===== design/flow/run.sh =====
#!/bin/bash
# the make line also repeats each setting of config.mk as NAME=value (left out here)
make -C /OpenROAD-flow-scripts/flow DESIGN_CONFIG=/design/flow/config.mk WORK_HOME=/design/flow/orfs CLKGATE_MAP_FILE= finish

===== design/flow/config.mk =====
export PLATFORM = sky130hd
export DESIGN_NAME = fp_adder_top
export DESIGN_NICKNAME = fp_adder_top
export VERILOG_FILES = /design/flow/design.v
export SDC_FILE = /design/flow/constraint.sdc
export NUM_CORES = 4
export LEC_CHECK = 0
export CAP_MARGIN = 20
export CORE_MARGIN = 2
export CORE_UTILIZATION = 56
export CTS_CLUSTER_DIAMETER = 166
export CTS_CLUSTER_SIZE = 96
export SLEW_MARGIN = 20

===== design/flow/design.v =====
module adder_floating_point(
							input logic signed [31:0]  operand_normalized_ieee_a , operand_normalized_ieee_b , 
							output logic signed [31:0]  final_sum , 
							output logic zero ,
							output logic overflow ,
							output logic underflow ,
							input logic op 
							);
logic carrynan;
logic signed [24:0]  fraction_a , fraction_b ; 
logic signed [24:0] sum ; 
logic [7:0] exponent_a , exponent_b , positive_difference , biggest_exponent;
logic signB;
always_comb
	begin
	sum = 0;
	carrynan = 0;
	overflow = 0;
	underflow = 0;
	signB=op^operand_normalized_ieee_b[31];
		fraction_a [22:0] = operand_normalized_ieee_a [22:0] ;
		fraction_a[23] = 1 ;
		fraction_a[24] = 0 ;
		exponent_a = operand_normalized_ieee_a [30:23] ;
		fraction_b [22:0] = operand_normalized_ieee_b [22:0] ;
		fraction_b[23] = 1 ;
		fraction_b[24] = 0 ;
		exponent_b = operand_normalized_ieee_b [30:23] ;
	if(exponent_a >= exponent_b)
		begin	
			positive_difference = exponent_a - exponent_b;
			fraction_b >>>= positive_difference ;
			biggest_exponent = exponent_a ; 
		end
	else 
		begin
			positive_difference = exponent_b - exponent_a;
			fraction_a>>>= positive_difference ;
			biggest_exponent = exponent_b;
		end
		if (&exponent_a & ~&exponent_b)
			final_sum = operand_normalized_ieee_a ;
		else if (&exponent_b & ~&exponent_a)
			begin	
			final_sum[30:0] = operand_normalized_ieee_b[30:0] ;
			final_sum[31] = signB ;
			end
		else if (&exponent_a & &exponent_b )
			begin
					if (operand_normalized_ieee_a[31] != signB)
							final_sum = 32'b01111111100000000000000000000001 ;
						else 
							begin
								{carrynan,final_sum[22:0]} = fraction_a + fraction_b ;
								final_sum[31] = operand_normalized_ieee_a[31];
								final_sum [30:23] = biggest_exponent ;
								if(carrynan)
									final_sum = 32'b01111111100000000000000000000001 ;
							end
			end
		else if ((operand_normalized_ieee_a==0)&(operand_normalized_ieee_b==0))
						final_sum = 32'b0;
		else if ((~&exponent_a & ~&exponent_b) & (operand_normalized_ieee_a[22:0] == operand_normalized_ieee_b[22:0]) & (operand_normalized_ieee_a[31] != signB) & (exponent_a == exponent_b) )
						final_sum = 32'b0;
			else
				begin
if(operand_normalized_ieee_a[31]==signB)
begin
		sum = fraction_a + fraction_b;	
		final_sum[31]=operand_normalized_ieee_a[31];
		if (sum[24] == 1 )
		begin
			biggest_exponent= biggest_exponent + 1 ;
			sum=sum>>1;
end					
end
else
if (exponent_a > exponent_b)
begin
			sum = fraction_a - fraction_b;	
      final_sum[31]=operand_normalized_ieee_a[31];
end
else if (exponent_a < exponent_b)
  begin
		sum = fraction_b - fraction_a;	
final_sum[31]=signB;
end
else if (fraction_a>=fraction_b)
  begin
		sum=fraction_a - fraction_b;
    final_sum[31]=operand_normalized_ieee_a[31];
end
else
  begin
		sum=fraction_b - fraction_a;
	final_sum[31]=signB;
	end
        if (sum[23]==0)
        for(int i =0 ; i<=23;i=i+1)	
        begin
          if(sum[23]==0)
          begin
            if (biggest_exponent>=1) 
            begin	
            biggest_exponent=biggest_exponent-1;
            sum=sum<<1;
            end
          end
        end
 if (sum[24] == 1 )
		begin
			biggest_exponent= biggest_exponent + 1 ;
			sum=sum>>1;
			end     
final_sum[30:23]=biggest_exponent;
final_sum[22:0]=sum[22:0];
		end
if (biggest_exponent == 0)
			begin
			underflow = 1 ; 
			end
else if (biggest_exponent > 8'd254)
			begin
			overflow = 1 ;
			end
zero = (~|final_sum);
end
endmodule
module fp_adder_top (
    input  logic        clk,
    input  logic        rst,
    input  logic        start,
    input  logic [31:0] operand_normalized_ieee_a,
    input  logic [31:0] operand_normalized_ieee_b,
    input  logic        op,
    output logic [31:0] final_sum,
    output logic        finish,
    output logic        zero,
    output logic        overflow,
    output logic        underflow
);
  logic [31:0] a_q, b_q;
  logic        op_q, valid_q;
  logic [31:0] sum_d;
  logic        zero_d, overflow_d, underflow_d;
  always_ff @(posedge clk) begin
    a_q  <= operand_normalized_ieee_a;
    b_q  <= operand_normalized_ieee_b;
    op_q <= op;
    if (rst) valid_q <= 1'b0;
    else     valid_q <= start;
  end
  adder_floating_point u_add (
      .operand_normalized_ieee_a(a_q),
      .operand_normalized_ieee_b(b_q),
      .final_sum(sum_d),
      .zero(zero_d),
      .overflow(overflow_d),
      .underflow(underflow_d),
      .op(op_q)
  );
  always_ff @(posedge clk) begin
    final_sum <= sum_d;
    zero      <= zero_d;
    overflow  <= overflow_d;
    underflow <= underflow_d;
    if (rst) finish <= 1'b0;
    else     finish <= valid_q;
  end
endmodule

===== design/flow/constraint.sdc =====
create_clock -name core_clock -period 41.9 [get_ports {clk}]
set_input_delay 8.3800 -clock core_clock [delete_from_list [all_inputs] [get_ports {clk}]]
set_output_delay 8.3800 -clock core_clock [all_outputs]
set_load 0.01 [all_outputs]

==> metrics.cfg, run 1 <==
[run_status]
outcome = no timing/DRC/antenna violations

[sta]
finalSetupViolCount = 0
clock_skew_ns = 0.0188
maxSlewHeadroom_pct = 16.1
finalHoldViolCount = 0
worstMarginPinSlew_ns = 1.24
timing.final.crit_share_pct = 95.6
drv_slew = 0
layout_min_cycle_time_ns = 40.07
tns_ns = 0
fmax_ghz = 0.0250

[drt]
ant_nets = 0
first_iter_violations = 4480
drt_wl_total_mm = 119
firstDrtPassIters = 8
via_count = 35828
wl_per_cell_um = 22.6
drc_errors = 0
via_per_inst = 6.78

[floorplanning]
die_y_um = 238
die_w_um = 238
ios = 104
fp.coreArea_sq_um = 54000
num_rows = 85
die_area_sq_um = 56800
initCoreUtil_pct = 56.9

[grt]
grt_max_degree = 55
antenna_found_initial = 7
grt_pass1_wl_mm = 182
first_global_vias = 31351
grt-ovfl-total = 0
grt_usage_pct = 40.0

[clocking]
htreeDepth = 3
cts_buffer_depth = 2
cts_buffers = 9
cts.sinks = 102
cts_tree = yes
cts-root-buf = clkbuf_16
cts_hold_buf = 0
cts.clk_slew.worst_paths_ns = 0.08
worstSkewPairLatency_ns = 0.39

[yosys]
synth.area.top_cells = mux2i_1 9.6%, dfxtp_1 6.6%, a21oi_1 6.3%
xor_share_pct = 4.32
synth_area_per_cell_sq_um = 6.92
synth_area_leader_cell = mux2i_1
syn_area_sq_um = 30800
synthArstFlopShare_pct = 0
ys_seq_share_pct = 6.64
common_cells = 518 x nand2_1, 498 x nor2_1, 390 x a21oi_1
syn-num-nets = 4654
ys_cells = 4446
synth-edff-count = 0
most_common_cell = nand2_1
logic_family = AND-OR/OR-AND gates
ys_sh_aoi_pct = 35.5
synth_cells = 4446
ys_ff = 102
synth_cell_type_count = 180
yosys.area_share.simple_pct = 28.0
yosys_area_sq_um = 30800
top_cell_area_share_pct = 9.60
ys.warnings.count = 2
ys_sh_adder_pct = 5.85
ff_type = dfxtp_1
mux_share_pct = 13.0

[worst_hold_path]
hold_path_end = finish
worstHoldStart = valid_q
whs_path_depth = 1
hp-class = flip-flop to flip-flop

[worst_setup_path]
criticalPathCategory = flip-flop to flip-flop
crit_buf_inv = 28
crit_end = zero
crit_path_end_kind = flip-flop
cp_data_arrival_time_ns = 40.35
rrSetupSlack_ns = 1.83
worstPathRequired_ns = 42.18
startpoint = a_q[23]
cpMaxStageDelayCell = a211oi_1
crit_top_cell = ha_1
r2r_cells = 185
crit_path_max_fanout = 35
reg2reg_from = a_q[23]
cp.depth = 185
slowest_delay_ns = 0.99
setup.worst_path.start_class = flip-flop
crit_family = AND-OR/OR-AND gates
regToRegEndpoint = zero

[placed_design]
place_area_sq_um = 33000
hpwl_mm = 95.5
globalplace.congestion = 1.08
portBuffers = 103

[flow_run]
warnings = 105
drv_cap = 0

[cells_and_area]
design_area_sq_um = 34100
final_nets = 4787
n_fill_cell = 5157
synthToLayoutAreaGrowth_pct = 11.0

-- timing repair --
item / in CTS / in global routing
setup endpoints to repair: 34 / 34
setup buffers: 4 / 37
resized: 18 / 73
pin swaps: 5 / 29
gates cloned: 2 / 5
hold endpoints to repair: 0 / 0
-- layout make-up --
type / count / area (sq um) / area share [%]
Sequential cell: 102 / 2040 / 5.98
Clock buffer: 9 / 225 / 0.660
Antenna cell: 2 / 5.00 / 0.0147
Tap cell: 696 / 871 / 2.55
Inverter: 185 / 696 / 2.04
Multi-Input combinational cell: 3932 / 27200 / 79.8
Timing Repair Buffer: 349 / 2980 / 8.72
Clock inverter: 7 / 65.1 / 0.191
-- metrics by stage --
stage	setup WS, ns	hold slack [ns]	utilization, %	std cells
final	1.83	0.448	63.2	5282
after global routing	-0.248	0.461	63.2	5280
after CTS	0.0659	0.450	61.9	5238
after detailed placement	-1.78	0.432	61.1	5216
after global placement	-0.499	0.423	61.1	5216
after floorplan	0.00682	0.414	-	4446
-- metal layers --
metal / up-vias / wire length [um] / GRT usage [%]
li1: 16925 / - / -
met1: 16649 / 52300 / 56.9
met2: 1940 / 48600 / 58.3
met3: 300 / 14200 / 10.8
met4: 14 / 3960 / 11.3
met5: - / 331 / 2.25
==> run 2: changes to the inputs <==
Settings changed: ABC_AREA from default to 1, CELL_PAD_IN_SITES_GLOBAL_PLACEMENT from default to 2, CORE_ASPECT_RATIO from default to 1.14, CORE_MARGIN 2 to 4, CORE_UTILIZATION 56 to 40, CTS_CLUSTER_DIAMETER 166 to 319, CTS_CLUSTER_SIZE 96 to 10, GPL_ROUTABILITY_DRIVEN from default to 0, GPL_TIMING_DRIVEN from default to 0, HOLD_SLACK_MARGIN from default to 0.12, MAX_ROUTING_LAYER from default to met4, MIN_ROUTING_LAYER from default to met1, PLACE_DENSITY from default to 0.38, SLEW_MARGIN 20 to 30, TNS_END_PERCENT from default to 75.
Clock period 41.9 ns to 40.0 ns, I/O delays scaled along.
==> run 2 against run 1 <==
Non-clock buffer count fell by 42; global-route usage fell by 12 points; setup slack improved by 2.3 ns; critical endpoint unchanged; critical path type unchanged; flip-flop count unchanged; area after synthesis fell by 12%; maximum frequency increased by 12%; cell count increased by 19%; highest routed layer is now met4; still clean on timing, DRC and antenna; first-iteration DRC count decreased by 60%.
==> metrics.cfg, run 2 <==
[run_status]
outcome = no timing/DRC/antenna violations

[drt]
ant_nets = 0  ; unchanged
via_count = 31615  ; -12%
diodes = 0  ; -2
via_per_inst = 5.04  ; -26%
firstDrtPassIters = 6  ; -2
first_iter_violations = 1789  ; -60%
wl_per_cell_um = 16.2  ; -28%
drc_errors = 0  ; unchanged
drt_wl_total_mm = 101  ; -15%

[clocking]
cts_hold_buf = 0  ; unchanged
htreeDepth = 3  ; unchanged
ctsResizeCount = 0  ; -18
cts_buffer_depth = 2  ; unchanged
worstSkewPairLatency_ns = 0.37  ; -0.02 ns
cts.clk_slew.worst_paths_ns = 0.07  ; about the same
cts_tree = yes
cts-root-buf = clkbuf_16
postCtsSetupBuffers = 0  ; -4
cts_buffers = 9  ; unchanged
cts.sinks = 102  ; unchanged

[worst_hold_path]
worstHoldStart = valid_q
hold_path_end = finish
whs_path_depth = 2  ; +1
hp-class = flip-flop to flip-flop

[floorplanning]
die_w_um = 252  ; +5.6%
initCoreUtil_pct = 40.5  ; -16 points
ios = 104  ; unchanged
die_y_um = 286  ; +20%
num_rows = 101  ; +19%
fp.coreArea_sq_um = 66900  ; +24%
die_area_sq_um = 72000  ; +27%

[yosys]
synth.area.top_cells = nand2_1 24%, o21ai_0 11%, inv_1 11%
ys.warnings.count = 2  ; unchanged
yosys.area_share.simple_pct = 47.1  ; +19 points
synth_cell_type_count = 65  ; -64%
common_cells = 1708 x nand2_1, 786 x inv_1, 596 x o21ai_0
syn-num-nets = 5484  ; +18%
synthArstFlopShare_pct = 0  ; unchanged
synth-edff-count = 0  ; unchanged
xor_share_pct = 2.42  ; -1.9 points
mux_share_pct = 0.960  ; -12 points
ys_sh_aoi_pct = 19.9  ; -16 points
top_cell_area_share_pct = 23.7  ; +14 points
ys_ff = 102  ; unchanged
most_common_cell = nand2_1
ys_cells = 5276  ; +19%
yosys_area_sq_um = 27100  ; -12%
synth_cells = 5276  ; +19%
ys_seq_share_pct = 7.53  ; +0.89 points
synth_area_leader_cell = nand2_1
ff_type = dfxtp_1
logic_family = simple AND/OR/NAND/NOR gates
synth_area_per_cell_sq_um = 5.14  ; -26%
syn_area_sq_um = 27100  ; -12%
ys_sh_adder_pct = 6.60  ; +0.75 points

[grt]
grt-ovfl-total = 0  ; unchanged
grt_pass1_wl_mm = 159  ; -12%
antenna_found_initial = 0  ; -7
grt_usage_pct = 27.9  ; -12 points
grt_max_degree = 17  ; -69%
first_global_vias = 30114  ; -3.9%

[worst_setup_path]
startpoint = a_q[24]
worstPathRequired_ns = 40.29  ; -1.89 ns
crit_path_end_kind = flip-flop
rrSetupSlack_ns = 4.15  ; +2.32 ns
reg2reg_from = a_q[24]
crit_end = zero
slowest_delay_ns = 0.65  ; -0.34 ns
regToRegEndpoint = zero
cp.depth = 259  ; +40%
crit_top_cell = nand2_1
setup.worst_path.start_class = flip-flop
crit_family = simple AND/OR/NAND/NOR gates
r2r_cells = 259  ; +40%
crit_path_max_fanout = 10  ; -71%
criticalPathCategory = flip-flop to flip-flop
cp_data_arrival_time_ns = 36.15  ; -4.20 ns
crit_buf_inv = 52  ; +86%
cpMaxStageDelayCell = o21ai_0

[cells_and_area]
area.sequential_sq_um = 2040  ; unchanged
synthToLayoutAreaGrowth_pct = 8.96
final-comb-area_sq_um = 20900  ; -23%
fin_util_pct = 44.2  ; -19 points
final_nets = 5598  ; +17%
layout.cells.non_filler = 6269  ; +19%
n_fill_cell = 7819  ; +52%

[sta]
clock_skew_ns = 0.0166  ; -0.00221 ns
drv_slew = 0  ; unchanged
layout_min_cycle_time_ns = 35.85  ; -4.22 ns
timing.final.crit_share_pct = 89.6  ; -6.0 points
fmax_ghz = 0.0279  ; +12%
rsz0062_at_grt = false
finalHoldViolCount = 0  ; unchanged
fin_ws_ns = 4.15  ; +2.32 ns
tns_ns = 0  ; unchanged
finalSetupViolCount = 0  ; unchanged
worstMarginPinSlew_ns = 0.946  ; -0.299 ns
maxSlewHeadroom_pct = 36.3  ; +20 points

[placed_design]
place_inst = 6254  ; +20%
hpwl_mm = 87.8  ; -8.0%
pre_cts_slack_ns = 3.87  ; +5.65 ns
portBuffers = 103  ; unchanged

[flow_run]
warnings = 105  ; unchanged
drv_cap = 0  ; unchanged

[run 2: cell type report]
cell class / instances / share of cell area (%)
buffer: 204 / 3.39
clock buffer: 10 / 0.775
clock inverter: 5 / 0.195
inverter: 855 / 10.9
multi-input combinational: 4115 / 70.7
sequential: 102 / 6.91
tap: 875 / 3.71
timing repair buffer: 103 / 3.49
[run 2: stage by stage]
stage / cell area (sq um) / hold WS [ns]
floorplan: 27100 / 0.388
finish: 29500 / 0.408
global route: 29500 / 0.419
global placement: 29200 / 0.395
detailed placement: 29200 / 0.399
CTS: 29500 / 0.411
[run 2: metal layers]
layer	track usage, %	wire [um]
met1	30.6	41500
met2	49.9	49100
met3	1.65	3000
met4	16.7	7650
met5	-	0
==> run 3: changes to the inputs <==
Settings changed: ABC_AREA 1 to 0, CAP_MARGIN 20 to 25, CELL_PAD_IN_SITES_GLOBAL_PLACEMENT 2 to 3, CORE_ASPECT_RATIO 1.14 to default, CORE_MARGIN 4 to 2, CORE_UTILIZATION 40 to 32, CTS_CLUSTER_DIAMETER 319 to 99, CTS_CLUSTER_SIZE 10 to 12, GPL_ROUTABILITY_DRIVEN 0 to default, GPL_TIMING_DRIVEN 0 to default, HOLD_SLACK_MARGIN 0.12 to default, MAX_ROUTING_LAYER met4 to default, MIN_ROUTING_LAYER met1 to default, PLACE_DENSITY 0.38 to 0.42, SLEW_MARGIN 30 to 20, TNS_END_PERCENT 75 to default.
Clock period 40.0 ns to 60.9 ns, I/O delays scaled along.
==> run 3 against run 2 <==
Maximum frequency down 36%; register-to-register slack better by 1.0 ns; via count is 8.0% higher; flip-flop count unchanged; global-route usage increased by 0.24 points; core utilization shrank 9.5 points; count of clock-buffer cells in the layout up 1.
==> metrics.cfg, run 3 <==
[run_status]
outcome = no timing/DRC/antenna violations

[worst_hold_path]
hp-class = flip-flop to flip-flop
whs_path_depth = 1  ; -1
hold_path_end = finish
worstHoldStart = valid_q

[worst_setup_path]
slowest_delay_ns = 0.90  ; +0.25 ns
cpMaxStageDelayCell = xnor2_1
rrSetupSlack_ns = 5.18  ; +1.03 ns
cp_data_arrival_time_ns = 56.02  ; +19.87 ns
crit_path_end_kind = flip-flop
startpoint = a_q[23]
criticalPathCategory = flip-flop to flip-flop
worstPathRequired_ns = 61.20  ; +20.91 ns
r2r_cells = 198  ; -24%
setup.worst_path.start_class = flip-flop
regToRegEndpoint = zero
cp.depth = 198  ; -24%
reg2reg_from = a_q[23]
crit_family = simple AND/OR/NAND/NOR gates
crit_buf_inv = 35  ; -33%
crit_path_max_fanout = 61  ; +51
crit_end = zero
crit_top_cell = ha_1

[floorplanning]
fp.coreArea_sq_um = 95200  ; +42%
die_area_sq_um = 98600  ; +37%
initCoreUtil_pct = 32.3  ; -8.2 points
die_y_um = 314  ; +9.8%
ios = 104  ; unchanged
die_w_um = 314  ; +25%
num_rows = 113  ; +12%

[clocking]
cts-root-buf = clkbuf_16
ctsResizeCount = 0  ; unchanged
cts_tree = yes
htreeDepth = 3  ; unchanged
cts.clk_slew.worst_paths_ns = 0.08  ; about the same
worstSkewPairLatency_ns = 0.39  ; +0.02 ns
cts_hold_buf = 0  ; unchanged
cts_buffers = 9  ; unchanged
postCtsSetupBuffers = 0  ; unchanged
cts_buffer_depth = 2  ; unchanged
cts.sinks = 102  ; unchanged

[yosys]
ys_ff = 102  ; unchanged
yosys.area_share.simple_pct = 28.0  ; -19 points
ys_sh_aoi_pct = 35.5  ; +16 points
synth.area.top_cells = mux2i_1 9.6%, dfxtp_1 6.6%, a21oi_1 6.3%
ys_seq_share_pct = 6.64  ; -0.89 points
ys.warnings.count = 2  ; unchanged
mux_share_pct = 13.0  ; +12 points
synthArstFlopShare_pct = 0  ; unchanged
synth-edff-count = 0  ; unchanged
ys_cells = 4446  ; -16%
synth_area_per_cell_sq_um = 6.92  ; +35%
syn_area_sq_um = 30800  ; +13%
most_common_cell = nand2_1
syn-num-nets = 4654  ; -15%
synth_cells = 4446  ; -16%
top_cell_area_share_pct = 9.60  ; -14 points
yosys_area_sq_um = 30800  ; +13%
logic_family = AND-OR/OR-AND gates
xor_share_pct = 4.32  ; +1.9 points
ff_type = dfxtp_1
common_cells = 518 x nand2_1, 498 x nor2_1, 390 x a21oi_1
synth_cell_type_count = 180  ; +180%
synth_area_leader_cell = mux2i_1
ys_sh_adder_pct = 5.85  ; -0.75 points

[grt]
grt_pass1_wl_mm = 215  ; +35%
first_global_vias = 32354  ; +7.4%
antenna_found_initial = 1  ; +1
met1_usage_pct = 41.5  ; +11 points
grt_usage_pct = 28.2  ; +0.24 points
grt_max_degree = 70  ; +53
busiest_layer = met2
grt-ovfl-total = 0  ; unchanged
grtUsageMet2_pct = 44.4  ; -5.4 points
grt_util_met3_pct = 1.97  ; +0.31 points

[sta]
timing.final.crit_share_pct = 91.5  ; +1.9 points
layout_min_cycle_time_ns = 55.72  ; +19.87 ns
fin_ws_ns = 5.18  ; +1.03 ns
finalSetupViolCount = 0  ; unchanged
finalHoldViolCount = 0  ; unchanged
worstMarginPinSlew_ns = 1.10  ; +0.153 ns
clock_skew_ns = 0.0226  ; +0.00600 ns
fmax_ghz = 0.0179  ; -36%
rsz0062_at_grt = false
maxSlewHeadroom_pct = 25.9  ; -10 points
tns_ns = 0  ; unchanged
drv_slew = 0  ; unchanged

[drt]
firstDrtPassIters = 6  ; unchanged
first_iter_violations = 3022  ; +69%
via_count = 34130  ; +8.0%
ant_nets = 0  ; unchanged
wl_per_cell_um = 25.5  ; +58%
drt_wl_total_mm = 144  ; +43%
drc_errors = 0  ; unchanged
via_per_inst = 6.02  ; +19%

[flow_run]
drv_cap = 0  ; unchanged
warnings = 105  ; unchanged

[cells_and_area]
final_nets = 4606  ; -18%
synthToLayoutAreaGrowth_pct = 7.24
design_area_sq_um = 33000  ; +12%

[placed_design]
hpwl_mm = 120  ; +36%
globalplace.congestion = 0.947
pre_cts_slack_ns = 5.46  ; +1.59 ns
place_area_sq_um = 32700  ; +12%
portBuffers = 103  ; unchanged

run 3: stage by stage:
| stage | hold WS, ns | utilization, % | cells |
|---|---|---|---|
| after floorplan | 0.414 | - | 4446 |
| after global routing | 0.483 | 34.7 | 5668 |
| after CTS | 0.445 | 34.6 | 5666 |
| after detailed placement | 0.427 | 34.3 | 5650 |
| final | 0.442 | 34.7 | 5669 |
| after global placement | 0.414 | 34.3 | 5648 |
run 3: cell type report:
cell class	instances	area [sq um]
fillers	10552	62200
clock inverters	5	42.5
clock buffers	11	243
inverters	185	696
multi-input cells	3928	26800
diodes	1	2.50
well taps	1265	1580
repair buffers	172	1580
flip-flops and latches	102	2040
run 3: per-layer routing:
layer  up-vias  share of wire, %
met5         -                 0
met4         0               2.6
met3       157               4.4
met2       985                44
met1     16459                49
li1      16529                 -
==> run 4: changes to the inputs <==
Settings changed: CAP_MARGIN 25 to 20, CELL_PAD_IN_SITES_GLOBAL_PLACEMENT 3 to 1, CORE_UTILIZATION 32 to 15, CTS_CLUSTER_DIAMETER 99 to 268, CTS_CLUSTER_SIZE 12 to 99, PLACE_DENSITY 0.42 to default, SLEW_MARGIN 20 to 0.
Clock period 60.9 ns to 40.0 ns, I/O delays scaled along.
==> run 4 against run 3 <==
Setup slack got worse by 3.4 ns; cell count increased by 29%; flip-flop count unchanged; largest cell class unchanged; worst hold slack improved by 0.0040 ns; still clean; clock skew decreased by 0.0084 ns.
==> metrics.cfg, run 4 <==
[run_status]
outcome = no timing/DRC/antenna violations

[clocking]
worstSkewPairLatency_ns = 0.35  ; -0.04 ns
cts_buffer_depth = 2  ; unchanged
cts.clk_slew.worst_paths_ns = 0.08  ; about the same
cts_tree = yes
cts.sinks = 102  ; unchanged
htreeDepth = 3  ; unchanged
cts-root-buf = clkbuf_16
cts_buffers = 9  ; unchanged

[yosys]
most_common_cell = nand2_1
ff_type = dfxtp_1
syn_area_sq_um = 30800  ; unchanged
synth_cell_type_count = 180  ; unchanged
yosys.area_share.simple_pct = 28.0  ; unchanged
ys_seq_share_pct = 6.64  ; unchanged
synth.area.top_cells = mux2i_1 9.6%, dfxtp_1 6.6%, a21oi_1 6.3%
ys_sh_aoi_pct = 35.5  ; unchanged
synth_area_leader_cell = mux2i_1
synth-edff-count = 0  ; unchanged
synthArstFlopShare_pct = 0  ; unchanged
top_cell_area_share_pct = 9.60  ; unchanged
xor_share_pct = 4.32  ; unchanged
ys.warnings.count = 2  ; unchanged
ys_cells = 4446  ; unchanged
synth_cells = 4446  ; unchanged
syn-num-nets = 4654  ; unchanged
synth_area_per_cell_sq_um = 6.92  ; unchanged
ys_ff = 102  ; unchanged
common_cells = 518 x nand2_1, 498 x nor2_1, 390 x a21oi_1
yosys_area_sq_um = 30800  ; unchanged
mux_share_pct = 13.0  ; unchanged
logic_family = AND-OR/OR-AND gates
ys_sh_adder_pct = 5.85  ; unchanged

[floorplanning]
ios = 104  ; unchanged
die_area_sq_um = 209000  ; +110%
initCoreUtil_pct = 15.1  ; -17 points
die_w_um = 457  ; +45%
fp.coreArea_sq_um = 204000  ; +110%
die_y_um = 457  ; +45%
num_rows = 166  ; +47%

[drt]
first_iter_violations = 2998  ; -0.79%
via_per_inst = 4.80  ; -20%
firstDrtPassIters = 8  ; +2
drt_wl_total_mm = 132  ; -8.4%
wl_per_cell_um = 18.1  ; -29%
ant_nets = 0  ; unchanged
via_count = 35132  ; +2.9%
diodes = 0  ; -1
drc_errors = 0  ; unchanged

[worst_setup_path]
setup.worst_path.start_class = flip-flop
crit_top_cell = ha_1
slowest_delay_ns = 0.71  ; -0.19 ns
rrSetupSlack_ns = 1.81  ; -3.37 ns
cpMaxStageDelayCell = o21ai_0
cp.depth = 182  ; -8.1%
startpoint = a_q[23]
crit_path_end_kind = flip-flop
crit_buf_inv = 25  ; -29%
crit_end = zero
worstPathRequired_ns = 40.23  ; -20.97 ns
reg2reg_from = a_q[23]
crit_path_max_fanout = 25  ; -59%
crit_family = AND-OR/OR-AND gates
criticalPathCategory = flip-flop to flip-flop
regToRegEndpoint = zero
cp_data_arrival_time_ns = 38.42  ; -17.60 ns
r2r_cells = 182  ; -8.1%

[placed_design]
hpwl_mm = 108  ; -10%
pre_cts_slack_ns = -0.979  ; -6.44 ns
globalplace.congestion = 0.938  ; -0.87%
place_inst = 7233  ; +28%
portBuffers = 103  ; unchanged

[sta]
finalHoldViolCount = 0  ; unchanged
timing.final.crit_share_pct = 95.5  ; +4.0 points
drv_slew = 0  ; unchanged
clock_skew_ns = 0.0142  ; -0.00844 ns
worstMarginPinSlew_ns = 1.17  ; +0.0695 ns
maxSlewHeadroom_pct = 20.1  ; -5.9 points
finalSetupViolCount = 0  ; unchanged
fmax_ghz = 0.0262  ; +46%
fin_ws_ns = 1.81  ; -3.37 ns
layout_min_cycle_time_ns = 38.19  ; -17.53 ns

[grt]
grt_pass1_wl_mm = 202  ; -6.3%
grt_usage_pct = 11.9  ; -16 points
antenna_found_initial = 0  ; -1
grt-ovfl-total = 0  ; unchanged
first_global_vias = 33387  ; +3.2%
grt_max_degree = 63  ; -10%

[worst_hold_path]
whs_path_depth = 1  ; unchanged
hp-class = flip-flop to flip-flop
worstHoldStart = valid_q
hold_path_end = finish

[cells_and_area]
synthToLayoutAreaGrowth_pct = 21.5
layout.cells.non_filler = 7314  ; +29%
final_nets = 4829  ; +4.8%
fin_util_pct = 18.3  ; -16 points
n_fill_cell = 23164  ; +120%

[flow_run]
drv_cap = 0  ; unchanged
warnings = 103  ; -1.9%

==> run 4: through the flow <==
stage          area [sq um]  hold slack (ns)  setup TNS, ns
2_1_floorplan         31200            0.414              0
3_3_place_gp          36000            0.419         -0.491
3_5_place_dp          36000            0.436         -10.38
4_1_cts               36400            0.454              0
5_1_grt               37400            0.477         -0.261
6_report              37400            0.446              0
==> run 4: metal layers <==
| layer | share of wire, % | GRT usage, % | vias to the layer above | wire length, um |
|---|---|---|---|---|
| met5 | 0 | 0 | - | 0 |
| met4 | 3.3 | 3.28 | 0 | 4390 |
| met3 | 3.9 | 0.647 | 196 | 5160 |
| met2 | 49 | 21.2 | 995 | 64600 |
| met1 | 44 | 15.5 | 16942 | 58100 |
| li1 | - | - | 16999 | - |
==> run 4: timing repair <==
action	in CTS	in global routing
setup buffers	3	57
hold buffers	0	0
cloned	2	3
endpoints found under the hold margin	0	0
pin swaps	5	59
endpoints found under the setup margin	34	34
gates resized	13	107
==> run 4: area by class of cell <==
type                    instances  area [sq um]  share of cell area (%)
repair buffers                393          3330                    8.91
flip-flops and latches        102          2040                    5.47
inverters                     185           699                    1.87
clock inverters                 7           100                   0.268
clock buffers                   9           225                   0.603
well taps                    2688          3360                    9.00
multi-input cells            3930         27600                    73.9
==> run 5: changes to the inputs <==
Settings changed: ABC_AREA 0 to 1, CELL_PAD_IN_SITES_GLOBAL_PLACEMENT 1 to default, CORE_UTILIZATION 15 to 56, CTS_CLUSTER_DIAMETER 268 to default, CTS_CLUSTER_SIZE 99 to default, MAX_ROUTING_LAYER from default to met4, SETUP_SLACK_MARGIN from default to 5.0, SLEW_MARGIN 0 to 20.
Clock period 40.0 ns to 21.6 ns, I/O delays scaled along.
==> run 5 against run 4 <==
The run now fails in 5_1_grt; die size fell by 76%; area after synthesis fell by 12%; synthesized cell count is 19% higher.
==> metrics.cfg, run 5 <==
[run_status]
outcome = aborted with a tool error
haltStage = 5_1_grt
toolErrorMsg = [ERROR GRT-0232] Routing congestion too high. Check the congestion heatmap in the GUI.

[yosys]
top_cell_area_share_pct = 23.7  ; +14 points
ys_cells = 5276  ; +19%
syn_area_sq_um = 27100  ; -12%
synth_area_leader_cell = nand2_1
ys_ff = 102  ; unchanged
yosys.area_share.simple_pct = 47.1  ; +19 points
most_common_cell = nand2_1
ys_sh_adder_pct = 6.60  ; +0.75 points
synth_cell_type_count = 65  ; -64%
mux_share_pct = 0.960  ; -12 points
common_cells = 1708 x nand2_1, 786 x inv_1, 596 x o21ai_0
ys.warnings.count = 2  ; unchanged
synth_cells = 5276  ; +19%
syn-num-nets = 5484  ; +18%
synth.area.top_cells = nand2_1 24%, o21ai_0 11%, inv_1 11%
ys_sh_aoi_pct = 19.9  ; -16 points
synth-edff-count = 0  ; unchanged
synth_area_per_cell_sq_um = 5.14  ; -26%
yosys_area_sq_um = 27100  ; -12%
ys_seq_share_pct = 7.53  ; +0.89 points
logic_family = simple AND/OR/NAND/NOR gates
ff_type = dfxtp_1
xor_share_pct = 2.42  ; -1.9 points
synthArstFlopShare_pct = 0  ; unchanged

[placed_design]
hpwl_mm = 91.3  ; -15%
portBuffers = 103  ; unchanged
globalplace.congestion = 1.15  ; +23%

[clocking]
cts-root-buf = clkbuf_16
cts_hold_buf = 0  ; unchanged
cts_buffer_depth = 2  ; unchanged
cts.sinks = 102  ; unchanged
cts_buffers = 9  ; unchanged
htreeDepth = 3  ; unchanged

[grt]
grt_usage_pct = 76.8
grt-ovfl-total = 105

[floorplanning]
ios = 104  ; unchanged
initCoreUtil_pct = 56.8  ; +42 points
num_rows = 80  ; -52%
die_w_um = 224  ; -51%
die_area_sq_um = 50200  ; -76%
fp.coreArea_sq_um = 47700  ; -77%
die_y_um = 224  ; -51%

==> run 5: timing repair <==
item                       4_1_cts
hold endpoints to repair         0
setup endpoints to repair       34
buffers inserted               132
resized                        301
cloned                           2
pin swaps                      222
==> run 5: per-layer routing <==
metal | global-route usage, % | overflow
met1 | 76.4 | 4
met2 | 92.4 | 57
met3 | 60.9 | 4
met4 | 70.5 | 40
met5 | - | -
==> run 5: metrics by stage <==
step | instances | setup WS, ns | cell area [sq um] | setup TNS (ns)
2_1_floorplan | 5276 | -4.51 | 28400 | -134.30
4_1_cts | 7195 | -3.46 | 41200 | -105.13
3_3_place_gp | 7045 | -3.77 | 38800 | -115.00
3_5_place_dp | 7045 | -4.91 | 38800 | -154.24
==> run 6: changes to the inputs <==
Settings changed: CAP_MARGIN 20 to 25, CELL_PAD_IN_SITES_GLOBAL_PLACEMENT from default to 0, CORE_UTILIZATION 56 to 72, CTS_CLUSTER_DIAMETER from default to 94, CTS_CLUSTER_SIZE from default to 13, MAX_ROUTING_LAYER met4 to default, PLACE_DENSITY_LB_ADDON from default to 0.26, SETUP_SLACK_MARGIN 5.0 to 3.25.
Clock period 21.6 ns to 22.8 ns, I/O delays scaled along.
==> run 6 against run 5 <==
The flow stops in 3_5_place_dp; die size fell by 22%; area after synthesis did not move; synthesized cell count is the same.
==> metrics.cfg, run 6 <==
[floorplanning]
fp.coreArea_sq_um = 37400  ; -22%
ios = 104  ; unchanged
die_w_um = 198  ; -12%
die_area_sq_um = 39200  ; -22%
num_rows = 71  ; -11%
initCoreUtil_pct = 72.5  ; +16 points
die_y_um = 198  ; -12%

[yosys]
synth_area_per_cell_sq_um = 5.14  ; unchanged
synthArstFlopShare_pct = 0  ; unchanged
top_cell_area_share_pct = 23.7  ; unchanged
most_common_cell = nand2_1
yosys_area_sq_um = 27100  ; unchanged
syn_area_sq_um = 27100  ; unchanged
xor_share_pct = 2.42  ; unchanged
synth_area_leader_cell = nand2_1
ys.warnings.count = 2  ; unchanged
ff_type = dfxtp_1
yosys.area_share.simple_pct = 47.1  ; unchanged
ys_ff = 102  ; unchanged
common_cells = 1708 x nand2_1, 786 x inv_1, 596 x o21ai_0
synth.area.top_cells = nand2_1 24%, o21ai_0 11%, inv_1 11%
ys_sh_adder_pct = 6.60  ; unchanged
synth-edff-count = 0  ; unchanged
logic_family = simple AND/OR/NAND/NOR gates
synth_cells = 5276  ; unchanged
syn-num-nets = 5484  ; unchanged
ys_cells = 5276  ; unchanged
ys_sh_aoi_pct = 19.9  ; unchanged
synth_cell_type_count = 65  ; unchanged
ys_seq_share_pct = 7.53  ; unchanged
mux_share_pct = 0.960  ; unchanged

[run_status]
outcome = aborted with a tool error
haltStage = 3_5_place_dp
toolErrorMsg = [ERROR DPL-0038] Utilization greater than 100%, impossible to legalize

[placed_design]
globalplace.congestion = 1.23  ; +6.5%
portBuffers = 103  ; unchanged

## run 6: stage by stage
| step | std cells |
|---|---|
| 2_1_floorplan | 5276 |
| 3_3_place_gp | 6832 |
==> run 7: changes to the inputs <==
Settings changed: ABC_AREA 1 to default, CAP_MARGIN 25 to 20, CELL_PAD_IN_SITES_GLOBAL_PLACEMENT 0 to default, CORE_UTILIZATION 72 to 68, CTS_CLUSTER_DIAMETER 94 to default, CTS_CLUSTER_SIZE 13 to default, MAX_ROUTING_LAYER from default to met4, PLACE_DENSITY_LB_ADDON 0.26 to default, SETUP_SLACK_MARGIN 3.25 to -2.0.
Clock period 22.8 ns to 35.1 ns, I/O delays scaled along.
==> run 7 against run 6 <==
Now fails the layout checks on setup timing; die size grew 20%; area after synthesis grew 13%; synthesized cell count shrank 16%.
==> metrics.cfg, run 7 <==
[sta]
layout_min_cycle_time_ns = 36.30
drv_slew = 0
finalHoldViolCount = 0
fin_ws_ns = -1.20
hold_slack_ns = 0.454
finalSetupViolCount = 34
worstMarginPinSlew_ns = 1.13
rsz0062_at_grt = true
fmax_ghz = 0.0275
timing.final.crit_share_pct = 103
tns_ns = -19.73
clock_skew_ns = 0.0152
maxSlewHeadroom_pct = 23.7

[yosys]
synth_area_per_cell_sq_um = 6.92  ; +35%
most_common_cell = nand2_1
ff_type = dfxtp_1
logic_family = AND-OR/OR-AND gates
mux_share_pct = 13.0  ; +12 points
top_cell_area_share_pct = 9.60  ; -14 points
synthArstFlopShare_pct = 0  ; unchanged
common_cells = 518 x nand2_1, 498 x nor2_1, 390 x a21oi_1
ys_sh_aoi_pct = 35.5  ; +16 points
xor_share_pct = 4.32  ; +1.9 points
ys_ff = 102  ; unchanged
yosys.area_share.simple_pct = 28.0  ; -19 points
yosys_area_sq_um = 30800  ; +13%
synth_cells = 4446  ; -16%
ys_seq_share_pct = 6.64  ; -0.89 points
ys.warnings.count = 2  ; unchanged
ys_sh_adder_pct = 5.85  ; -0.75 points
syn_area_sq_um = 30800  ; +13%
synth_area_leader_cell = mux2i_1
syn-num-nets = 4654  ; -15%
synth.area.top_cells = mux2i_1 9.6%, dfxtp_1 6.6%, a21oi_1 6.3%
synth_cell_type_count = 180  ; +180%
ys_cells = 4446  ; -16%
synth-edff-count = 0  ; unchanged

[floorplanning]
num_rows = 77  ; +8.5%
die_w_um = 217  ; +9.4%
ios = 104  ; unchanged
initCoreUtil_pct = 69.2  ; -3.2 points
die_area_sq_um = 46900  ; +20%
fp.coreArea_sq_um = 44400  ; +19%
die_y_um = 217  ; +9.4%

[cells_and_area]
fin_util_pct = 80.4
final_nets = 4868
synthToLayoutAreaGrowth_pct = 16.1
n_fill_cell = 3283

[drt]
drc_errors = 0
first_iter_violations = 6530
ant_nets = 0
via_per_inst = 7.17
drt_wl_total_mm = 115
firstDrtPassIters = 17
via_count = 37693
wl_per_cell_um = 21.8

[grt]
grt-ovfl-total = 0
grt_usage_pct = 46.4
first_global_vias = 32573
grt_pass1_wl_mm = 174
grt_max_degree = 58
antenna_found_initial = 2

[worst_setup_path]
cp_data_arrival_time_ns = 36.58
crit_end = zero
regToRegEndpoint = zero
reg2reg_from = a_q[23]
cp.depth = 175
crit_path_end_kind = flip-flop
crit_path_max_fanout = 21
startpoint = a_q[23]
crit_family = AND-OR/OR-AND gates
criticalPathCategory = flip-flop to flip-flop
cpMaxStageDelayCell = o31ai_1
r2r_cells = 175
crit_top_cell = ha_4
worstPathRequired_ns = 35.37
crit_buf_inv = 23
slowest_delay_ns = 0.88
setup.worst_path.start_class = flip-flop
rrSetupSlack_ns = -1.20

[flow_run]
warnings = 107
drv_cap = 0

[placed_design]
hpwl_mm = 87.9
globalplace.congestion = 1.21  ; -1.3%
portBuffers = 103  ; unchanged

[clocking]
cts.sinks = 102
cts_tree = yes
cts.clk_slew.worst_paths_ns = 0.08
worstSkewPairLatency_ns = 0.39
cts-root-buf = clkbuf_16
cts_buffer_depth = 2
cts_buffers = 9
cts_hold_buf = 0
htreeDepth = 3

[worst_hold_path]
worstHoldStart = valid_q
hold_path_end = finish
hp-class = flip-flop to flip-flop
whs_path_depth = 1

[run_status]
so_faults = setup timing
outcome = complete, but fails checks

==> run 7: what timing repair did <==
| action | in CTS | in global routing |
|---|---|---|
| buffers inserted | 0 | 63 |
| endpoints found under the setup margin | 0 | 34 |
| gates resized | 0 | 67 |
==> run 7: area by class of cell <==
type	count	area, sq um	share of cell area (%)
multi-input cells	3932	28400	79.5
clock buffers	9	225	0.631
flip-flops and latches	102	2050	5.74
diodes	2	5.00	0.0140
inverters	185	707	1.98
clock inverters	7	86.3	0.242
repair buffers	430	3520	9.86
well taps	592	741	2.07
==> run 7: routing by layer <==
| layer | GRT usage [%] | wire (um) |
|---|---|---|
| met5 | - | 0 |
| met4 | 16.0 | 5260 |
| met3 | 16.3 | 17500 |
| met1 | 60.9 | 46100 |
| met2 | 65.4 | 46000 |
==> run 7: through the flow <==
stage	instances	cell area [sq um]	setup slack, ns
2_1_floorplan	4446	32300	-3.10
6_report	5259	35700	-1.20
3_3_place_gp	5180	34600	-0.0478
3_5_place_dp	5180	34600	-1.13
5_1_grt	5259	35700	-2.36
4_1_cts	5196	34900	-1.27
==> run 8: changes to the inputs <==
Settings changed: CORE_UTILIZATION 68 to 58, SETUP_SLACK_MARGIN -2.0 to 5.0.
Clock period 35.1 ns to 40.0 ns, I/O delays scaled along.
==> run 8 against run 7 <==
The run now finishes clean; critical path depth is 6 higher; final area is 8.5% higher; via count is 3.5% higher; setup slack better by 5.3 ns; maximum frequency is 1.2% higher; synthesized cell count stayed put; routed wire length is 17% higher.
==> metrics.cfg, run 8 <==
[run_status]
outcome = no timing/DRC/antenna violations

[grt]
grt_util_met3_pct = 10.7  ; -5.6 points
grt_max_degree = 58  ; unchanged
antenna_found_initial = 4  ; +2
met1_usage_pct = 58.9  ; -2.1 points
grtUsageMet2_pct = 68.3  ; +2.9 points
grt_pass1_wl_mm = 193  ; +11%
busiest_layer = met2
grt_usage_pct = 45.6  ; -0.78 points
first_global_vias = 33660  ; +3.3%
grt-ovfl-total = 0  ; unchanged

[worst_setup_path]
regToRegEndpoint = zero
crit_top_cell = ha_4
r2r_cells = 181  ; +3.4%
cpMaxStageDelayCell = or4_4
criticalPathCategory = flip-flop to flip-flop
crit_path_max_fanout = 8  ; -62%
reg2reg_from = a_q[23]
startpoint = a_q[23]
crit_buf_inv = 26  ; +13%
crit_end = zero
slowest_delay_ns = 0.60  ; -0.28 ns
setup.worst_path.start_class = flip-flop
cp_data_arrival_time_ns = 36.18  ; -0.40 ns
rrSetupSlack_ns = 4.12  ; +5.32 ns
crit_path_end_kind = flip-flop
crit_family = AND-OR/OR-AND gates
worstPathRequired_ns = 40.30  ; +4.93 ns
cp.depth = 181  ; +3.4%

[worst_hold_path]
hp-class = flip-flop to flip-flop
hold_path_end = finish
worstHoldStart = valid_q
whs_path_depth = 1  ; unchanged

[yosys]
synthArstFlopShare_pct = 0  ; unchanged
ys_cells = 4446  ; unchanged
synth_cells = 4446  ; unchanged
synth.area.top_cells = mux2i_1 9.6%, dfxtp_1 6.6%, a21oi_1 6.3%
synth_cell_type_count = 180  ; unchanged
ys_sh_adder_pct = 5.85  ; unchanged
common_cells = 518 x nand2_1, 498 x nor2_1, 390 x a21oi_1
synth-edff-count = 0  ; unchanged
most_common_cell = nand2_1
yosys.area_share.simple_pct = 28.0  ; unchanged
syn_area_sq_um = 30800  ; unchanged
ys_seq_share_pct = 6.64  ; unchanged
ys_ff = 102  ; unchanged
ys_sh_aoi_pct = 35.5  ; unchanged
yosys_area_sq_um = 30800  ; unchanged
ff_type = dfxtp_1
ys.warnings.count = 2  ; unchanged
xor_share_pct = 4.32  ; unchanged
mux_share_pct = 13.0  ; unchanged
synth_area_leader_cell = mux2i_1
syn-num-nets = 4654  ; unchanged
top_cell_area_share_pct = 9.60  ; unchanged
synth_area_per_cell_sq_um = 6.92  ; unchanged
logic_family = AND-OR/OR-AND gates

[sta]
finalSetupViolCount = 0  ; -100%
hold_slack_ns = 0.454  ; +0.000196 ns
finalHoldViolCount = 0  ; unchanged
rsz0062_at_grt = true
fin_ws_ns = 4.12  ; +5.32 ns
maxSlewHeadroom_pct = 25.0  ; +1.3 points
drv_slew = 0  ; unchanged
clock_skew_ns = 0.0148  ; -0.000401 ns
layout_min_cycle_time_ns = 35.88  ; -0.418 ns
timing.final.crit_share_pct = 89.7  ; -14 points
worstMarginPinSlew_ns = 1.12  ; -0.00921 ns
fmax_ghz = 0.0279  ; +1.2%

[floorplanning]
initCoreUtil_pct = 58.6  ; -11 points
fp.coreArea_sq_um = 52400  ; +18%
die_w_um = 234  ; +8.1%
die_area_sq_um = 54900  ; +17%
ios = 104  ; unchanged
num_rows = 84  ; +9.1%
die_y_um = 234  ; +8.1%

[placed_design]
pre_cts_slack_ns = -1.32  ; -0.190 ns
globalplace.congestion = 1.08  ; -11%
hpwl_mm = 96.9  ; +10%
place_inst = 5168  ; -0.23%
portBuffers = 103  ; unchanged

[drt]
ant_nets = 0  ; unchanged
via_count = 38997  ; +3.5%
firstDrtPassIters = 11  ; -6
drt_wl_total_mm = 134  ; +17%
first_iter_violations = 5433  ; -17%
wl_per_cell_um = 24.4  ; +12%
via_per_inst = 7.09  ; -1.1%
drc_errors = 0  ; unchanged

[clocking]
cts.sinks = 102  ; unchanged
htreeDepth = 3  ; unchanged
cts_tree = yes
cts_buffer_depth = 2  ; unchanged
cts_buffers = 9  ; unchanged
worstSkewPairLatency_ns = 0.38  ; about the same
cts-root-buf = clkbuf_16
cts.clk_slew.worst_paths_ns = 0.09  ; about the same

[cells_and_area]
synthToLayoutAreaGrowth_pct = 26.0
final_nets = 5009  ; +2.9%
fin_util_pct = 73.9  ; -6.5 points
n_fill_cell = 4137  ; +26%
layout.cells.non_filler = 5499  ; +4.6%

[flow_run]
drv_cap = 0  ; unchanged
warnings = 108  ; +0.93%

[run 8: layout make-up]
cell class | count | area (sq um) | area share [%]
flip-flops and latches | 102 | 2070 | 5.34
clock buffers | 9 | 225 | 0.581
clock inverters | 7 | 86.3 | 0.223
multi-input cells | 3934 | 29900 | 77.1
repair buffers | 569 | 4890 | 12.6
diodes | 5 | 12.5 | 0.0323
inverters | 185 | 723 | 1.87
well taps | 688 | 861 | 2.22
[run 8: stage by stage]
step / area (sq um) / TNS [ns]
5_1_grt: 38700 / 0
3_5_place_dp: 33900 / -13.02
3_3_place_gp: 33900 / -0.440
2_1_floorplan: 32300 / 0
4_1_cts: 36300 / 0
6_report: 38700 / 0
[run 8: repair_timing]
action,in CTS,in global routing
gates cloned,12,4
pin swaps,114,147
hold buffers,0,0
setup endpoints to repair,34,34
gates resized,162,260
buffers inserted,153,141
[run 8: per-layer routing]
| layer | wire [um] | up-vias |
|---|---|---|
| li1 | - | 17383 |
| met1 | 52800 | 18085 |
| met3 | 16600 | 689 |
| met4 | 7510 | 0 |
| met2 | 57100 | 2840 |
| met5 | 0 | - |
==> run 9: changes to the inputs <==
Settings changed: ABC_AREA from default to 1, CELL_PAD_IN_SITES_DETAIL_PLACEMENT from default to 1, CELL_PAD_IN_SITES_GLOBAL_PLACEMENT from default to 1, CORE_ASPECT_RATIO from default to 1.83, CORE_MARGIN 2 to 8, CORE_UTILIZATION 58 to 15, CTS_CLUSTER_DIAMETER from default to 108, GPL_ROUTABILITY_DRIVEN from default to 0, GPL_TIMING_DRIVEN from default to 0, MAX_ROUTING_LAYER met4 to default, PLACE_DENSITY from default to 0.89, SLEW_MARGIN 20 to 5, TNS_END_PERCENT from default to 50.
Clock period 40.0 ns to 59.1 ns, I/O delays scaled along.
==> run 9 against run 8 <==
Still clean on timing, DRC and antenna; core utilization down 56 points; final area is 19% lower; setup slack better by 16 ns; routed wire length fell by 4.9%; via count is 8.5% lower; clock skew decreased by 0.0018 ns; flip-flop count is the same; maximum frequency shrank 6.8%; first-iteration DRC count shrank 71%; critical path type unchanged.
==> metrics.cfg, run 9 <==
[worst_setup_path]
cp_data_arrival_time_ns = 38.74  ; +2.56 ns
crit_end = overflow
rrSetupSlack_ns = 20.59  ; +16.48 ns
crit_top_cell = nand2_1
r2r_cells = 268  ; +48%
criticalPathCategory = flip-flop to flip-flop
slowest_delay_ns = 0.54  ; -0.06 ns
worstPathRequired_ns = 59.33  ; +19.03 ns
reg2reg_from = a_q[24]
crit_buf_inv = 55  ; +110%
startpoint = a_q[24]
cp.depth = 268  ; +48%
crit_family = simple AND/OR/NAND/NOR gates
crit_path_max_fanout = 10  ; +2
cpMaxStageDelayCell = dfxtp_1
regToRegEndpoint = overflow
crit_path_end_kind = flip-flop
setup.worst_path.start_class = flip-flop

[yosys]
xor_share_pct = 2.42  ; -1.9 points
ys.warnings.count = 2  ; unchanged
synth_cells = 5276  ; +19%
logic_family = simple AND/OR/NAND/NOR gates
yosys_area_sq_um = 27100  ; -12%
most_common_cell = nand2_1
top_cell_area_share_pct = 23.7  ; +14 points
mux_share_pct = 0.960  ; -12 points
ff_type = dfxtp_1
ys_seq_share_pct = 7.53  ; +0.89 points
synth.area.top_cells = nand2_1 24%, o21ai_0 11%, inv_1 11%
synthArstFlopShare_pct = 0  ; unchanged
ys_cells = 5276  ; +19%
synth_area_leader_cell = nand2_1
yosys.area_share.simple_pct = 47.1  ; +19 points
ys_sh_aoi_pct = 19.9  ; -16 points
synth-edff-count = 0  ; unchanged
syn_area_sq_um = 27100  ; -12%
common_cells = 1708 x nand2_1, 786 x inv_1, 596 x o21ai_0
syn-num-nets = 5484  ; +18%
ys_sh_adder_pct = 6.60  ; +0.75 points
synth_area_per_cell_sq_um = 5.14  ; -26%
synth_cell_type_count = 65  ; -64%
ys_ff = 102  ; unchanged

[clocking]
postCtsSetupBuffers = 0  ; -100%
cts_hold_buf = 0  ; unchanged
cts.sinks = 102  ; unchanged
cts.clk_slew.worst_paths_ns = 0.08  ; about the same
ctsResizeCount = 0  ; -100%
cts_tree = yes
cts-root-buf = clkbuf_16
cts_buffers = 9  ; unchanged
worstSkewPairLatency_ns = 0.37  ; about the same
cts_buffer_depth = 2  ; unchanged
htreeDepth = 3  ; unchanged

[floorplanning]
fp.coreArea_sq_um = 180000  ; +240%
initCoreUtil_pct = 15.1  ; -44 points
die_y_um = 591  ; +150%
die_w_um = 330  ; +41%
ios = 104  ; unchanged
die_area_sq_um = 195000  ; +260%
num_rows = 211  ; +150%

[grt]
grt_max_degree = 23  ; -60%
grt-ovfl-total = 0  ; unchanged
antenna_found_initial = 12  ; +8
grt_pass1_wl_mm = 197  ; +1.8%
grt_usage_pct = 12.7  ; -33 points
first_global_vias = 37047  ; +10%

[placed_design]
pre_cts_slack_ns = 21.55  ; +22.88 ns
hpwl_mm = 105  ; +8.1%
portBuffers = 103  ; unchanged
place_area_sq_um = 31100  ; -8.3%

[sta]
fin_ws_ns = 20.59  ; +16.48 ns
finalHoldViolCount = 0  ; unchanged
drv_slew = 0  ; unchanged
clock_skew_ns = 0.0130  ; -0.00180 ns
maxSlewHeadroom_pct = 21.1  ; -3.9 points
rsz0062_at_grt = false
layout_min_cycle_time_ns = 38.51  ; +2.62 ns
timing.final.crit_share_pct = 65.2  ; -25 points
fmax_ghz = 0.0260  ; -6.8%
tns_ns = 0  ; unchanged
worstMarginPinSlew_ns = 1.17  ; +0.0462 ns
finalSetupViolCount = 0  ; unchanged

[worst_hold_path]
worstHoldStart = valid_q
hp-class = flip-flop to flip-flop
whs_path_depth = 2  ; +1
hold_path_end = finish

[drt]
first_iter_violations = 1574  ; -71%
wl_per_cell_um = 16.4  ; -33%
via_per_inst = 4.60  ; -35%
drt_wl_total_mm = 127  ; -4.9%
firstDrtPassIters = 5  ; -6
drc_errors = 0  ; unchanged
via_count = 35664  ; -8.5%
ant_nets = 0  ; unchanged

[run_status]
outcome = no timing/DRC/antenna violations

[cells_and_area]
synthToLayoutAreaGrowth_pct = 16.2
final_nets = 5608  ; +12%
design_area_sq_um = 31500  ; -19%

[flow_run]
warnings = 103  ; -4.6%
drv_cap = 0  ; unchanged

run 9: per-stage QoR:
step	hold WS [ns]	instances	util (%)
floorplan	0.388	5276	-
global placement	0.405	7722	17.3
CTS	0.433	7740	17.4
detailed placement	0.421	7724	17.3
global route	0.452	7748	17.5
finish	0.431	7753	17.5
run 9: layout make-up:
type                    instances  area, sq um
flip-flops and latches        102         2040
clock inverters                 7         96.3
inverters                     855         3210
diodes                          5         12.5
repair buffers                113         1110
plain buffers                 204          998
clock buffers                   9          225
fillers                     23722       149000
well taps                    2343         2930
multi-input cells            4115        20900
run 9: routing by layer:
layer / global-route usage (%) / up-vias / part of all wire (%)
li1: - / 16994 / -
met1: 10.3 / 16615 / 31
met3: 3.71 / 754 / 6.6
met4: 11.8 / 10 / 12
met5: 0 / - / 0.067
met2: 23.9 / 1291 / 51
==> run 10: changes to the inputs <==
Settings changed: ABC_AREA 1 to 0, CAP_MARGIN 20 to 25, CELL_PAD_IN_SITES_DETAIL_PLACEMENT 1 to default, CELL_PAD_IN_SITES_GLOBAL_PLACEMENT 1 to 0, CORE_ASPECT_RATIO 1.83 to default, CORE_MARGIN 8 to 2, CORE_UTILIZATION 15 to 65, CTS_CLUSTER_DIAMETER 108 to default, CTS_CLUSTER_SIZE from default to 12, GPL_ROUTABILITY_DRIVEN 0 to default, GPL_TIMING_DRIVEN 0 to default, PLACE_DENSITY 0.89 to 0.62, SETUP_SLACK_MARGIN 5.0 to default, SLEW_MARGIN 5 to 20, TNS_END_PERCENT 50 to default.
Clock period 59.1 ns to 60.9 ns, I/O delays scaled along.
==> run 10 against run 9 <==
Count of clock-buffer cells in the layout grew 1; first-iteration DRC count grew to 3.2 times the previous value; maximum frequency shrank 30%; register-to-register slack lost 15 ns; still clean; flip-flop count is the same; routed wire length shrank 13%; critical endpoint is now zero; synthesized cell count shrank 16%.
==> metrics.cfg, run 10 <==
[run_status]
outcome = no timing/DRC/antenna violations

[worst_setup_path]
crit_path_end_kind = flip-flop
criticalPathCategory = flip-flop to flip-flop
regToRegEndpoint = zero
crit_end = zero
slowest_delay_ns = 0.87  ; +0.33 ns
setup.worst_path.start_class = flip-flop
worstPathRequired_ns = 61.20  ; +1.87 ns
reg2reg_from = a_q[23]
crit_family = simple AND/OR/NAND/NOR gates
r2r_cells = 196  ; -27%
cpMaxStageDelayCell = xnor2_1
cp_data_arrival_time_ns = 55.33  ; +16.59 ns
rrSetupSlack_ns = 5.87  ; -14.72 ns
startpoint = a_q[23]
cp.depth = 196  ; -27%
crit_top_cell = ha_1
crit_path_max_fanout = 61  ; +51
crit_buf_inv = 34  ; -38%

[placed_design]
hpwl_mm = 87.6  ; -16%
portBuffers = 103  ; unchanged
globalplace.congestion = 1.10

[sta]
tns_ns = 0  ; unchanged
drv_slew = 0  ; unchanged
clock_skew_ns = 0.0116  ; -0.00141 ns
maxSlewHeadroom_pct = 24.8  ; +3.7 points
rsz0062_at_grt = false
fmax_ghz = 0.0182  ; -30%
layout_min_cycle_time_ns = 55.03  ; +16.52 ns
finalHoldViolCount = 0  ; unchanged
worstMarginPinSlew_ns = 1.11  ; -0.0569 ns
finalSetupViolCount = 0  ; unchanged
timing.final.crit_share_pct = 90.4  ; +25 points

[grt]
grt_pass1_wl_mm = 171  ; -13%
grt_max_degree = 77  ; +230%
antenna_found_initial = 5  ; -7
first_global_vias = 31218  ; -16%
grt-ovfl-total = 0  ; unchanged
grt_usage_pct = 42.3  ; +30 points

[yosys]
yosys_area_sq_um = 30800  ; +13%
ys_ff = 102  ; unchanged
synth_area_leader_cell = mux2i_1
logic_family = AND-OR/OR-AND gates
ff_type = dfxtp_1
synth_cells = 4446  ; -16%
synth-edff-count = 0  ; unchanged
ys.warnings.count = 2  ; unchanged
mux_share_pct = 13.0  ; +12 points
synth.area.top_cells = mux2i_1 9.6%, dfxtp_1 6.6%, a21oi_1 6.3%
common_cells = 518 x nand2_1, 498 x nor2_1, 390 x a21oi_1
synth_cell_type_count = 180  ; +180%
xor_share_pct = 4.32  ; +1.9 points
ys_seq_share_pct = 6.64  ; -0.89 points
most_common_cell = nand2_1
syn-num-nets = 4654  ; -15%
ys_sh_aoi_pct = 35.5  ; +16 points
synthArstFlopShare_pct = 0  ; unchanged
syn_area_sq_um = 30800  ; +13%
synth_area_per_cell_sq_um = 6.92  ; +35%
ys_sh_adder_pct = 5.85  ; -0.75 points
ys_cells = 4446  ; -16%
top_cell_area_share_pct = 9.60  ; -14 points
yosys.area_share.simple_pct = 28.0  ; -19 points

[worst_hold_path]
hold_path_end = finish
worstHoldStart = valid_q
hp-class = flip-flop to flip-flop
whs_path_depth = 1  ; -1

[clocking]
cts_buffers = 9  ; unchanged
ctsResizeCount = 0  ; unchanged
cts_buffer_depth = 2  ; unchanged
cts_hold_buf = 0  ; unchanged
cts_tree = yes
worstSkewPairLatency_ns = 0.38  ; about the same
postCtsSetupBuffers = 0  ; unchanged
htreeDepth = 3  ; unchanged
cts.sinks = 102  ; unchanged
cts-root-buf = clkbuf_16
cts.clk_slew.worst_paths_ns = 0.08  ; about the same

[cells_and_area]
final_nets = 4585  ; -18%
synthToLayoutAreaGrowth_pct = 3.99
n_fill_cell = 4266  ; -82%

[flow_run]
warnings = 105  ; +1.9%
drv_cap = 0  ; unchanged

[floorplanning]
ios = 104  ; unchanged
die_w_um = 222  ; -33%
die_area_sq_um = 49100  ; -75%
num_rows = 79  ; -63%
fp.coreArea_sq_um = 46700  ; -74%
die_y_um = 222  ; -63%
initCoreUtil_pct = 65.9  ; +51 points

[drt]
wl_per_cell_um = 22.1  ; +35%
firstDrtPassIters = 27  ; +22
via_count = 35348  ; -0.89%
ant_nets = 0  ; unchanged
drt_wl_total_mm = 110  ; -13%
via_per_inst = 7.08  ; +54%
drc_errors = 0  ; unchanged
first_iter_violations = 5037  ; +220%

[run 10: per-stage QoR]
stage,instance area [sq um],utilization (%),cells,hold WS (ns),setup slack [ns]
2_1_floorplan,30800,-,4446,0.414,17.47
3_3_place_gp,31600,67.8,4971,0.426,9.02
3_5_place_dp,31600,67.8,4971,0.459,7.21
4_1_cts,31900,68.4,4987,0.475,7.03
5_1_grt,32000,68.5,4989,0.484,1.53
6_report,32000,68.6,4990,0.473,5.87
[run 10: cell type report]
type | instances | area [sq um] | share of cell area [%]
clock inverters | 6 | 53.8 | 0.168
well taps | 607 | 759 | 2.37
clock buffers | 10 | 229 | 0.716
inverters | 185 | 696 | 2.18
multi-input cells | 3928 | 26800 | 83.7
diodes | 1 | 2.50 | 0.00782
flip-flops and latches | 102 | 2040 | 6.38
repair buffers | 151 | 1430 | 4.48
[run 10: layer usage]
metal	up-vias	track usage, %	routed length (um)
met4	4	13.4	3970
li1	16495	-	-
met5	-	0.196	128
met2	2163	63.2	45700
met1	16328	59.1	47300
met3	358	10.8	13300
